Design yuv422_to_rgb, start of the top module:
module yuv422_to_rgb (
input             pclk               ,  
input             presetn            ,  
input      [31:0] paddr              ,  
input      [31:0] pwdata             ,  
output reg [31:0] prdata             ,  
input         	  pwrite             ,  
input         	  psel               ,  
input         	  penable            , 
output            pslverr            ,  
output            pready             ,  
output reg        irq                ,  
output reg [95:0] rgb_out               
);
localparam IDLE    = 3'd0;
localparam LOAD    = 3'd1;
localparam CONVERT = 3'd2;
reg  [7:0] yuv_mem [0:7];     
reg  [7:0] y0;                
reg  [7:0] u0;                
reg  [7:0] y1;                
reg  [7:0] v0;                
reg  [7:0] y2;                
reg  [7:0] u1;                
reg  [7:0] y3;                
reg  [7:0] v1;                
wire [7:0] r0;                
wire [7:0] g0;                
wire [7:0] b0;                
wire [7:0] r1;                
wire [7:0] g1;                
wire [7:0] b1;                
wire [7:0] r2;                
wire [7:0] g2;                
wire [7:0] b2;                
wire [7:0] r3;                
wire [7:0] g3;                
wire [7:0] b3;                
reg        cnt_writes;        
reg  [2:0] state;             
reg        start_conversion;  
wire [3:0] result_ready;      
yuv_to_rgb conv0 (.clk(pclk), .rst_n(presetn), .start_conversion(start_conversion), .y(y0), .u(u0), .v(v0), .r(r0), .g(g0), .b(b0), .pixel_ready(result_ready[0]));
  ...
Settings: LEC_CHECK=0, ABC_AREA=1, CAP_MARGIN=20, CORE_MARGIN=2, CORE_UTILIZATION=72, CTS_CLUSTER_DIAMETER=385, CTS_CLUSTER_SIZE=98, PLACE_DENSITY=0.39, SLEW_MARGIN=20; clock period 4.63 ns.
run.sh (not shown) runs the stock make flow with config.mk's settings and CLKGATE_MAP_FILE=.
The first run never finished: it broke off in global routing.
Rerun with:
ABC_AREA = default   (was 1)
CORE_UTILIZATION = 57   (was 72)
CTS_CLUSTER_DIAMETER = default   (was 385)
CTS_CLUSTER_SIZE = default   (was 98)
PLACE_DENSITY = default   (was 0.39)
clock period = 4.53 ns   (was 4.63 ns; I/O delays follow)
=> The new run finished but fails on setup timing. Die area rose by 20%. Synthesized area fell by 4.3%. Synthesized cell count fell by 27%.
Rerun with:
ABC_AREA = 1   (was default)
CORE_UTILIZATION = 72   (was 57)
CTS_CLUSTER_DIAMETER = 237   (was default)
CTS_CLUSTER_SIZE = 74   (was default)
MAX_ROUTING_LAYER = met4   (was default)
PLACE_DENSITY_LB_ADDON = 0.27   (was default)
The changed run did not get past global routing (GRT-0116).
Synthesized cell count grows by 36%.
Die area shrinks by 17%.
Area after synthesis grows by 4.5%.
Rerun with:
ABC_AREA = default   (was 1)
CORE_UTILIZATION = 19   (was 72)
CTS_CLUSTER_DIAMETER = default   (was 237)
CTS_CLUSTER_SIZE = default   (was 74)
MAX_ROUTING_LAYER = default   (was met4)
PLACE_DENSITY_LB_ADDON = default   (was 0.27)
clock period = 8.15 ns   (was 4.53 ns; I/O delays follow)
Effect: With this change the flow passed the timing, design-rule and antenna checks. Synthesized cell count went down by a quarter to a third. Die area rises to 3.6 times its value. Area after synthesis decreases by a few percent.


== quartz ==
The RTL this note starts from:
==> flow/design.v <==
module yuv_to_rgb (
input            clk             ,  
input            rst_n           ,  
input            start_conversion,  
input      [7:0] y               , 
input      [7:0] u               ,
input      [7:0] v               ,
output reg [7:0] r               , 
output reg [7:0] g               , 
output reg [7:0] b               ,
output reg       pixel_ready        
);
parameter signed [15:0] C_1_402 = 16'h059C;   
parameter signed [15:0] C_0_344 = 16'h0160;   
parameter signed [15:0] C_0_714 = 16'h02DB;   
parameter signed [15:0] C_1_772 = 16'h0716;   
wire signed [15:0] y_s;
wire signed [15:0] u_s;
wire signed [15:0] v_s;
wire signed [31:0] r_temp;
wire signed [31:0] g_temp;
wire signed [31:0] b_temp;
assign y_s = y;
assign u_s = u - 128;   
assign v_s = v - 128;   
assign r_temp = y_s + ((v_s * C_1_402) >>> 10);
assign g_temp = y_s - ((u_s * C_0_344) >>> 10) - ((v_s * C_0_714) >>> 10);
assign b_temp = y_s + ((u_s * C_1_772) >>> 10);
always @(posedge clk or negedge rst_n)	
	if (~rst_n)	            r <= 8'h00; else
	if (start_conversion) begin	
		if (r_temp < 0)	    r <= 8'h00; else
		if (r_temp > 255) 	r <= 8'hFF; else
											    r <= r_temp[7:0];
	end
always @(posedge clk or negedge rst_n)	
	if (~rst_n)	            g <= 8'h00; else
	if (start_conversion) begin	
		if (g_temp < 0)	    g <= 8'h00; else
		if (g_temp > 255) 	g <= 8'hFF; else
											    g <= g_temp[7:0];
	end
always @(posedge clk or negedge rst_n)	
	if (~rst_n)	            b <= 8'h00; else
	if (start_conversion) begin	
		if (b_temp < 0)	    b <= 8'h00; else
		if (b_temp > 255) 	b <= 8'hFF; else
											    b <= b_temp[7:0];
	end
always @(posedge clk or negedge rst_n)
	if (~rst_n)     	        pixel_ready <= 1'b0; else
	if (pixel_ready)          pixel_ready <= 1'b0; else
	if (start_conversion)	    pixel_ready <= 1'b1;
endmodule
module yuv422_to_rgb (
input             pclk               ,  
input             presetn            ,  
input      [31:0] paddr              ,  
input      [31:0] pwdata             ,  
output reg [31:0] prdata             ,  
input         	  pwrite             ,  
input         	  psel               ,  
input         	  penable            , 
output            pslverr            ,  
output            pready             ,  
output reg        irq                ,  
output reg [95:0] rgb_out               
);
localparam IDLE    = 3'd0;
localparam LOAD    = 3'd1;
localparam CONVERT = 3'd2;
reg  [7:0] yuv_mem [0:7];     
reg  [7:0] y0;                
reg  [7:0] u0;                
reg  [7:0] y1;                
reg  [7:0] v0;                
reg  [7:0] y2;                
reg  [7:0] u1;                
reg  [7:0] y3;                
reg  [7:0] v1;                
wire [7:0] r0;                
wire [7:0] g0;                
wire [7:0] b0;                
wire [7:0] r1;                
wire [7:0] g1;                
wire [7:0] b1;                
wire [7:0] r2;                
wire [7:0] g2;                
wire [7:0] b2;                
wire [7:0] r3;                
wire [7:0] g3;                
wire [7:0] b3;                
reg        cnt_writes;        
reg  [2:0] state;             
reg        start_conversion;  
wire [3:0] result_ready;      
yuv_to_rgb conv0 (.clk(pclk), .rst_n(presetn), .start_conversion(start_conversion), .y(y0), .u(u0), .v(v0), .r(r0), .g(g0), .b(b0), .pixel_ready(result_ready[0]));
yuv_to_rgb conv1 (.clk(pclk), .rst_n(presetn), .start_conversion(start_conversion), .y(y1), .u(u0), .v(v0), .r(r1), .g(g1), .b(b1), .pixel_ready(result_ready[1]));
yuv_to_rgb conv2 (.clk(pclk), .rst_n(presetn), .start_conversion(start_conversion), .y(y2), .u(u1), .v(v1), .r(r2), .g(g2), .b(b2), .pixel_ready(result_ready[2]));
yuv_to_rgb conv3 (.clk(pclk), .rst_n(presetn), .start_conversion(start_conversion), .y(y3), .u(u1), .v(v1), .r(r3), .g(g3), .b(b3), .pixel_ready(result_ready[3]));
assign pready  = 1'b1;
assign pslverr = 1'b0;
always @(posedge pclk or negedge presetn)
	if (~presetn)	prdata <= 32'd0; else
	if (psel & ~penable & ~pwrite)	
		case(paddr[7:0])
			8'h20: prdata <= (state == IDLE) ? {32'hFFFFFFFF} : {32'd0};
			8'h30: prdata <= {rgb_out[95:72], 8'd0};   
			8'h34: prdata <= {rgb_out[71:48], 8'd0};   
			8'h38: prdata <= {rgb_out[47:24], 8'd0};   
			8'h3c: prdata <= {rgb_out[23:0], 8'd0};   
		endcase           
always @(posedge pclk or negedge presetn)
	if (~presetn)	                        cnt_writes <= 'd0; else
	if (psel & penable & pready & pwrite)	cnt_writes <= cnt_writes + 'd1;
always @(posedge pclk or negedge presetn)
	if (~presetn)	                                     start_conversion <= 1'b0; else
	if (start_conversion)                              start_conversion <= 1'b0; else
	if (psel & penable & pready & pwrite & cnt_writes) start_conversion <= 1'b1;
always @(posedge pclk or negedge presetn)
	if (~presetn)      	irq <= 1'b0; else
	if (irq)					  irq <= 1'b0; else
	if (&result_ready)	irq <= 1'b1;
always @(posedge pclk or negedge presetn)
	if (~presetn)	                                                  state <= IDLE; else
	case(state)
		IDLE    : if (psel & ~penable & pwrite)                       state <= LOAD;     
		LOAD    : if (psel & penable & pready & pwrite & cnt_writes)  state <= CONVERT;  
		CONVERT : if (&result_ready)                                  state <= IDLE;     
	endcase
always @(posedge pclk or negedge presetn)
	if (~presetn) begin	yuv_mem[0] <= 8'd0;
	                    yuv_mem[1] <= 8'd0;
	                    yuv_mem[2] <= 8'd0;
	                    yuv_mem[3] <= 8'd0;
	                    yuv_mem[4] <= 8'd0;
	                    yuv_mem[5] <= 8'd0;
	                    yuv_mem[6] <= 8'd0;
	                    yuv_mem[7] <= 8'd0; end else
	if (psel & pwrite & ~penable) 
		case (paddr[7:0])                               
      8'h10: begin yuv_mem[0] <= pwdata[7:0];           
									 yuv_mem[1] <= pwdata[15:8];          
									 yuv_mem[2] <= pwdata[23:16];         
									 yuv_mem[3] <= pwdata[31:24]; end     
      8'h14: begin yuv_mem[4] <= pwdata[7:0];           
                   yuv_mem[5] <= pwdata[15:8];          
                   yuv_mem[6] <= pwdata[23:16];         
                   yuv_mem[7] <= pwdata[31:24]; end     
    endcase
always @(posedge pclk or negedge presetn)
	if (~presetn)	            rgb_out <= 96'd0; else
	if (&result_ready)	      rgb_out <= {r0, g0, b0, r1, g1, b1, r2, g2, b2, r3, g3, b3};  
always @(posedge pclk or negedge presetn)
	if (~presetn)	                    y0 <= 'd0; else
	if ((state == LOAD) & cnt_writes) y0 <= yuv_mem[0];
always @(posedge pclk or negedge presetn)
	if (~presetn)	                    u0 <= 'd0; else
	if ((state == LOAD) & cnt_writes) u0 <= yuv_mem[1];
always @(posedge pclk or negedge presetn)
	if (~presetn)	                    y1 <= 'd0; else
	if ((state == LOAD) & cnt_writes) y1 <= yuv_mem[2];
always @(posedge pclk or negedge presetn)
	if (~presetn)	                    v0 <= 'd0; else
	if ((state == LOAD) & cnt_writes) v0 <= yuv_mem[3];
always @(posedge pclk or negedge presetn)
	if (~presetn)	                    y2 <= 'd0; else
	if ((state == LOAD) & cnt_writes) y2 <= yuv_mem[4];
always @(posedge pclk or negedge presetn)
	if (~presetn)	                    u1 <= 'd0; else
	if ((state == LOAD) & cnt_writes) u1 <= yuv_mem[5];
always @(posedge pclk or negedge presetn)
	if (~presetn)	                    y3 <= 'd0; else
	if ((state == LOAD) & cnt_writes) y3 <= yuv_mem[6];
always @(posedge pclk or negedge presetn)
	if (~presetn)	                    v1 <= 'd0; else
	if ((state == LOAD) & cnt_writes) v1 <= yuv_mem[7];
endmodule
clock: 13.6 ns
lec_check: 0
abc_area: 1
cap_margin: 20
cell_pad_in_sites_detail_placement: 0
cell_pad_in_sites_global_placement: 1
core_aspect_ratio: 1.49
core_margin: 5
core_utilization: 48
gpl_timing_driven: 0
max_routing_layer: met4
min_routing_layer: met2
place_density_lb_addon: 0.26
setup_slack_margin: 0.19
slew_margin: 20
tns_end_percent: 90
Changes in amber relative to quartz:
Settings: CORE_ASPECT_RATIO changed from 1.49 to 0.9; TNS_END_PERCENT changed from 90 to 100; CORE_MARGIN changed from 5 to 2; CORE_UTILIZATION changed from 48 to 47; MAX_ROUTING_LAYER removed (was met4); the clock period (ns, I/O delays scaled along) changed from 13.6 to 11.9.
Findings:
Final instance area: amber vs quartz up 260 sq um. Re count of flip-flops and latches: no difference whatsoever between amber and quartz. From amber to quartz, area after synthesis did not move at all. Core box area (higher): amber. In amber relative to quartz, pin count of the biggest net entering global routing had gone up by more than 10%.
Input changes introduced in ember (baseline for comparison: amber):
Settings: CORE_UTILIZATION now 62, was 47; GPL_TIMING_DRIVEN no longer set, was 0; CELL_PAD_IN_SITES_GLOBAL_PLACEMENT no longer set, was 1; SETUP_SLACK_MARGIN no longer set, was 0.19; PLACE_DENSITY_LB_ADDON no longer set, was 0.26; MIN_ROUTING_LAYER no longer set, was met2; TNS_END_PERCENT no longer set, was 100; CELL_PAD_IN_SITES_DETAIL_PLACEMENT no longer set, was 0; CORE_ASPECT_RATIO no longer set, was 0.9; CTS_CLUSTER_DIAMETER now 400, previously not set; the clock period (ns, I/O delays scaled along) now 4.1, was 11.9.
## What came out
- ember ran in full, but the layout does not pass; the checks complain about setup timing.
- Run comparison: ember class of the most critical hold timing path in2async; amber class of the most critical hold timing path reg2reg
- Changes observed in ember relative to amber: cell count now sits higher, routed wire length up about 33%, core footprint moved down.
- A origin of the worst setup path of v1[1] is what ember shows, while v1[7] belongs to amber.
- Cell with the largest stage delay on the worst path: xnor2_1 -> ember, dfrtp_1 -> amber
- Sort ember and amber by met1 wire length asc -> top: amber
- ember has less setup slack than amber.
